== job 5030 ==
## CONV
module  CONV(
  input                      clk,
  input                      reset,
  output logic               busy,	
  input                      ready,	
  output logic        [13:0] iaddr,
  input               [7:0]  idata,	
  output logic               ioe,
  output logic               wen_L0,
  output logic               oe_L0,
  output logic        [13:0] addr_L0,
  output logic        [11:0] w_data_L0,
  input               [11:0] r_data_L0,
  output logic               wen_L1,
  output logic               oe_L1,
  output logic        [11:0] addr_L1,
  output logic        [11:0] w_data_L1,
  input               [11:0] r_data_L1,
  output logic               oe_weight,
  output logic        [15:0] addr_weight,
  input  logic signed [7:0]  r_data_weight,
  output logic               wen_L2,
  output logic        [3:0]  addr_L2,
  output logic        [31:0] w_data_L2
  );
Size in the first run: ~5900 cells after synthesis, ~4000 flip-flops, about 170 I/O pins, roughly 130000 sq um of cells after synthesis.
Settings: LEC_CHECK=0, CAP_MARGIN=20, CORE_MARGIN=2, CORE_UTILIZATION=72, CTS_CLUSTER_DIAMETER=335, SETUP_SLACK_MARGIN=-0.4, SLEW_MARGIN=20; clock period 4.02 ns.
run.sh (not shown) runs the stock make flow with config.mk's settings and CLKGATE_MAP_FILE=.
The final report for job 5030 shows a completed flow and a layout that fails verification, specifically setup timing.
## Diff of input files: job 4458 against job 5030
Settings: SETUP_SLACK_MARGIN: -0.4 -> unset; CORE_UTILIZATION: 72 -> 50; CTS_CLUSTER_DIAMETER: 335 -> unset; the clock period (ns, I/O delays scaled along): 4.02 -> 8.0.
--- outcome ---
Job 4458 against job 5030: utilization fell by 26 points; met2 capacity usage during global routing fell by 38 points. In job 4458 the setup slack turned out 2750 ps higher than in job 5030. Job 4458 ends up with a wire length after detailed routing that is about 40% lower than in job 5030. Higher part of the total power dissipated in combinational logic among job 5030 and job 4458: job 5030. Per the comparison of job 4458 with job 5030, measured slew at the worst slew-check pin held, area added between synthesis and finish shows a reduction of 0.36 points, first-iteration detailed-routing DRC count went down, cell area shrank by about 0.3%, total power dropped 46000 uW. Job 4458 was carried through to the last stage, and its layout satisfied the timing, design-rule and antenna checks.
For job 2899, these inputs were changed with respect to job 4458:
Settings: ABC_AREA newly set to 0; GPL_ROUTABILITY_DRIVEN newly set to 1; CORE_UTILIZATION changed from 50 to 44; PLACE_DENSITY_LB_ADDON newly set to 0.1; CELL_PAD_IN_SITES_DETAIL_PLACEMENT newly set to 1; CTS_CLUSTER_DIAMETER newly set to 351; TNS_END_PERCENT newly set to 30.
### Flow results
Job 2899 ended with every stage complete and zero timing, DRC or antenna violations.
Diff job 4458 -> job 2899: final cell count without fillers climbed 4.5%; worst-case clock buffer depth barely changed; total die area climbed 14%.
Diff job 2899..job 4458 | yosys synthesis chip area | unchanged
Of job 4458 and job 2899, the run reporting the higher met3 layer wire length in the routed design was job 4458.
Total number of nets in the final design: job 4458 vs job 2899 — no meaningful difference
Job 4458 -> job 2899: area after synthesis delta 0, exact match
### job 2899 -> job 8475
Settings: CORE_UTILIZATION: 44 -> 72; PLACE_DENSITY: unset -> 0.66; CTS_CLUSTER_DIAMETER: 351 -> unset; ABC_AREA: 0 -> unset; PLACE_DENSITY_LB_ADDON: 0.1 -> unset; GPL_ROUTABILITY_DRIVEN: 1 -> unset; CELL_PAD_IN_SITES_DETAIL_PLACEMENT: 1 -> unset; TNS_END_PERCENT: 30 -> unset; the clock period (ns, I/O delays scaled along): 8.0 -> 6.47.
Status: area after synthesis parity (job 8475, job 2899)
Relative to job 2899, the number of placed instances with taps included of job 8475 is lower by 1535.
Job 8475 against job 2899: final cell count without fillers decreased 1595; switching power as a share of total power increased 1.9 points; wire length reported by the detailed router increased 77 mm.
Job 8475: PASS, flow complete, no timing, DRC or antenna violations


CONV again, from the RTL that the note above started with.
export LEC_CHECK = 0
export CAP_MARGIN = 20
export CELL_PAD_IN_SITES_DETAIL_PLACEMENT = 2
export CELL_PAD_IN_SITES_GLOBAL_PLACEMENT = 1
export CORE_MARGIN = 2
export CORE_UTILIZATION = 69
export GPL_TIMING_DRIVEN = 1
export HOLD_SLACK_MARGIN = -0.01
export MIN_ROUTING_LAYER = met2
export PLACE_DENSITY = 0.87
export SLEW_MARGIN = 0
create_clock -name core_clock -period 4.73 [get_ports {clk}]
The baseline stopped in detailed placement.
==> next run, changes <==
Settings changed: CELL_PAD_IN_SITES_DETAIL_PLACEMENT 2 to unset, CELL_PAD_IN_SITES_GLOBAL_PLACEMENT 1 to unset, CORE_UTILIZATION 69 to 50, GPL_TIMING_DRIVEN 1 to unset, HOLD_SLACK_MARGIN -0.01 to unset, MIN_ROUTING_LAYER met2 to unset, PLACE_DENSITY 0.87 to unset, SETUP_SLACK_MARGIN set to 2.07, SLEW_MARGIN 0 to 20.
Clock period 4.73 ns to 7.24 ns, I/O delays scaled along.
After rerunning: The changed run finished clean; area after synthesis does not change; die area came out higher by about 38%; synthesized cell count is unchanged.


alpha:
CONV again, from the RTL that the note above started with.
clock: 9.58 ns
lec_check: 0
cap_margin: 30
cell_pad_in_sites_global_placement: 0
core_margin: 7
core_utilization: 18
cts_cluster_diameter: 73
gpl_timing_driven: 1
hold_slack_margin: -0.08
max_routing_layer: met4
setup_slack_margin: 2.18
slew_margin: 20
alpha: all stages complete, timing, DRC and antenna checks passed
Inputs modified between alpha and gamma:
- SETUP_SLACK_MARGIN changed from 2.18 to 1.41
- GPL_TIMING_DRIVEN removed (was 1)
- CELL_PAD_IN_SITES_GLOBAL_PLACEMENT removed (was 0)
- CORE_MARGIN changed from 7 to 2
- PLACE_DENSITY newly set to 0.35
- MAX_ROUTING_LAYER removed (was met4)
- CAP_MARGIN changed from 30 to 20
- HOLD_SLACK_MARGIN removed (was -0.08)
- CORE_UTILIZATION changed from 18 to 72
- CTS_CLUSTER_DIAMETER changed from 73 to 30
- the clock period (ns, I/O delays scaled along) changed from 9.58 to 5.49
### Flow results
Summary of alpha and gamma: one run falls short of a clean finish, namely gamma.
gamma never completed; the flow aborted with a tool error in clock tree synthesis.
The run showing the smaller number of placement rows is gamma.
Compared with alpha, gamma shows post-placement cell area that has gone down by a few percent.
alpha has higher worst slack at placement than gamma.
alpha fits on a die that is larger than the die of gamma.
Side by side, placed wire-length estimate after detailed placement turned out higher in gamma than in alpha.


CONV again, from the RTL that the note above started with.
// CONV
module  CONV(
  input                      clk,
  input                      reset,
  output logic               busy,	
  input                      ready,	
  output logic        [13:0] iaddr,
  input               [7:0]  idata,	
  output logic               ioe,
  output logic               wen_L0,
  output logic               oe_L0,
  output logic        [13:0] addr_L0,
  output logic        [11:0] w_data_L0,
  input               [11:0] r_data_L0,
  output logic               wen_L1,
  output logic               oe_L1,
  output logic        [11:0] addr_L1,
  output logic        [11:0] w_data_L1,
  input               [11:0] r_data_L1,
  output logic               oe_weight,
  output logic        [15:0] addr_weight,
  input  logic signed [7:0]  r_data_weight,
  output logic               wen_L2,
  output logic        [3:0]  addr_L2,
  output logic        [31:0] w_data_L2
  );
clock: 12.8 ns
lec_check: 0
abc_area: 1
cap_margin: 15
core_aspect_ratio: 1.72
core_margin: 2
core_utilization: 61
cts_cluster_diameter: 93
max_routing_layer: met5
place_density: 0.65
setup_slack_margin: 0.1
slew_margin: 0
tns_end_percent: 15
The starting point finished with timing, DRC and antenna clean.
==> next run, changes <==
ABC_AREA = default   (was 1)
CAP_MARGIN = 20   (was 15)
CORE_ASPECT_RATIO = default   (was 1.72)
CORE_UTILIZATION = 72   (was 61)
CTS_CLUSTER_DIAMETER = default   (was 93)
MAX_ROUTING_LAYER = default   (was met5)
PLACE_DENSITY = default   (was 0.65)
PLACE_DENSITY_LB_ADDON = 0.2   (was default)
SETUP_SLACK_MARGIN = 1.66   (was 0.1)
SLEW_MARGIN = 20   (was 0)
TNS_END_PERCENT = default   (was 15)
clock period = 8.8 ns   (was 12.8 ns; I/O delays follow)
Effect:
- combinational power rises by about 90%
- non-clock buffer count falls by 1
- total power rises by about 55%
==> next run, changes <==
ABC_AREA = 1   (was default)
CORE_ASPECT_RATIO = 0.5   (was default)
CTS_CLUSTER_DIAMETER = 395   (was default)
CTS_CLUSTER_SIZE = 96   (was default)
PLACE_DENSITY_LB_ADDON = 0.09   (was 0.2)
SETUP_SLACK_MARGIN = 0.96   (was 1.66)
clock period = 4.02 ns   (was 8.8 ns; I/O delays follow)
The new run died in global routing with DPL-0033.
Synthesized area decreases by about 0.5%.
Die size is lower by 0.37%.
Synthesized cell count went up by about 2.8%.
==> next run, changes <==
ABC_AREA = default   (was 1)
CORE_UTILIZATION = 70   (was 72)
CTS_CLUSTER_DIAMETER = default   (was 395)
CTS_CLUSTER_SIZE = default   (was 96)
PLACE_DENSITY_LB_ADDON = default   (was 0.09)
SETUP_SLACK_MARGIN = 1.41   (was 0.96)
clock period = 5.49 ns   (was 4.02 ns; I/O delays follow)
What happened: The new run ran to the end with violations: setup timing. Die area climbs by about 3.3%. Area after synthesis climbs by 0.49%. Synthesized cell count fell by 2.7%.


CONV again, from the RTL that the note above started with.
==> flow/design.v (excerpt) <==
module  CONV(
  input                      clk,
  input                      reset,
  output logic               busy,	
  input                      ready,	
  output logic        [13:0] iaddr,
  input               [7:0]  idata,	
  output logic               ioe,
  output logic               wen_L0,
  output logic               oe_L0,
  output logic        [13:0] addr_L0,
  output logic        [11:0] w_data_L0,
  input               [11:0] r_data_L0,
  output logic               wen_L1,
  output logic               oe_L1,
  output logic        [11:0] addr_L1,
  output logic        [11:0] w_data_L1,
  input               [11:0] r_data_L1,
  output logic               oe_weight,
  output logic        [15:0] addr_weight,
  input  logic signed [7:0]  r_data_weight,
  output logic               wen_L2,
  output logic        [3:0]  addr_L2,
  output logic        [31:0] w_data_L2
  );
  assign oe_L0 = 1'b0;
  localparam INITIAL0 = 0;
  localparam READ0    = 1;
  localparam EXECUTE0 = 2;
  localparam WRITE0   = 3;
  localparam DONE0    = 4;
  localparam EXECUTE1 = 0;
  localparam IDLE10   = 1;
  localparam WRITE1   = 2;
  localparam IDLE11   = 3;
  localparam DONE1    = 4;
  localparam INITIAL2 = 0;
  localparam IDLE20   = 1;
  localparam IDLE21   = 2;
  localparam READ2    = 3;
  localparam IDLE22   = 4;
  localparam IDLE23   = 5;
  localparam IDLE24   = 6;
  localparam IDLE25   = 7;
  localparam WRITE2   = 8;
  ...
clock: 8.6 ns
lec_check: 0
cap_margin: 25
core_margin: 2
core_utilization: 59
cts_cluster_size: 93
gpl_routability_driven: 1
min_routing_layer: met1
place_density_lb_addon: 0.18
setup_slack_margin: 2.17
slew_margin: 30
tns_end_percent: 70
Next try:
- ABC_AREA: not set -> 0
- CAP_MARGIN: 25 -> 20
- CELL_PAD_IN_SITES_DETAIL_PLACEMENT: not set -> 2
- CORE_UTILIZATION: 59 -> 65
- CTS_CLUSTER_DIAMETER: not set -> 354
- CTS_CLUSTER_SIZE: 93 -> not set
- MIN_ROUTING_LAYER: met1 -> not set
- PLACE_DENSITY_LB_ADDON: 0.18 -> 0.1
- SETUP_SLACK_MARGIN: 2.17 -> not set
- SLEW_MARGIN: 30 -> 10
- TNS_END_PERCENT: 70 -> 30
- clock period: 8.6 -> 8.0 ns (I/O delays scaled with it)
Outcome: The new run aborted during 3_5_place_dp on DPL-0033. Synthesized area does not change. Die area came out lower by 9.2%. Synthesized cell count does not change.
Next try:
- ABC_AREA: 0 -> not set
- CELL_PAD_IN_SITES_DETAIL_PLACEMENT: 2 -> not set
- CTS_CLUSTER_DIAMETER: 354 -> not set
- GPL_ROUTABILITY_DRIVEN: 1 -> not set
- PLACE_DENSITY_LB_ADDON: 0.1 -> not set
- SLEW_MARGIN: 10 -> 20
- TNS_END_PERCENT: 30 -> not set
- clock period: 8.0 -> 7.24 ns (I/O delays scaled with it)
Outcome: With this change the flow finished clean; area after synthesis stays the same; die size does not change; synthesized cell count stays the same.
Next try:
- CORE_UTILIZATION: 65 -> 59
- clock period: 7.24 -> 4.02 ns (I/O delays scaled with it)
Effect:
- This time the run completed and failed the layout checks on setup timing
- final area grows by 1.9%
- core utilization came out lower by 5.5 points
- wire length goes down by 7.3%
- worst hold slack degrades by 0.062 ns
- sequential power went up by 81%
- power is higher by 82%
- clock-buffer cell count climbs by 18
Power figures rest on the tool's default switching activity, not on a simulated workload.
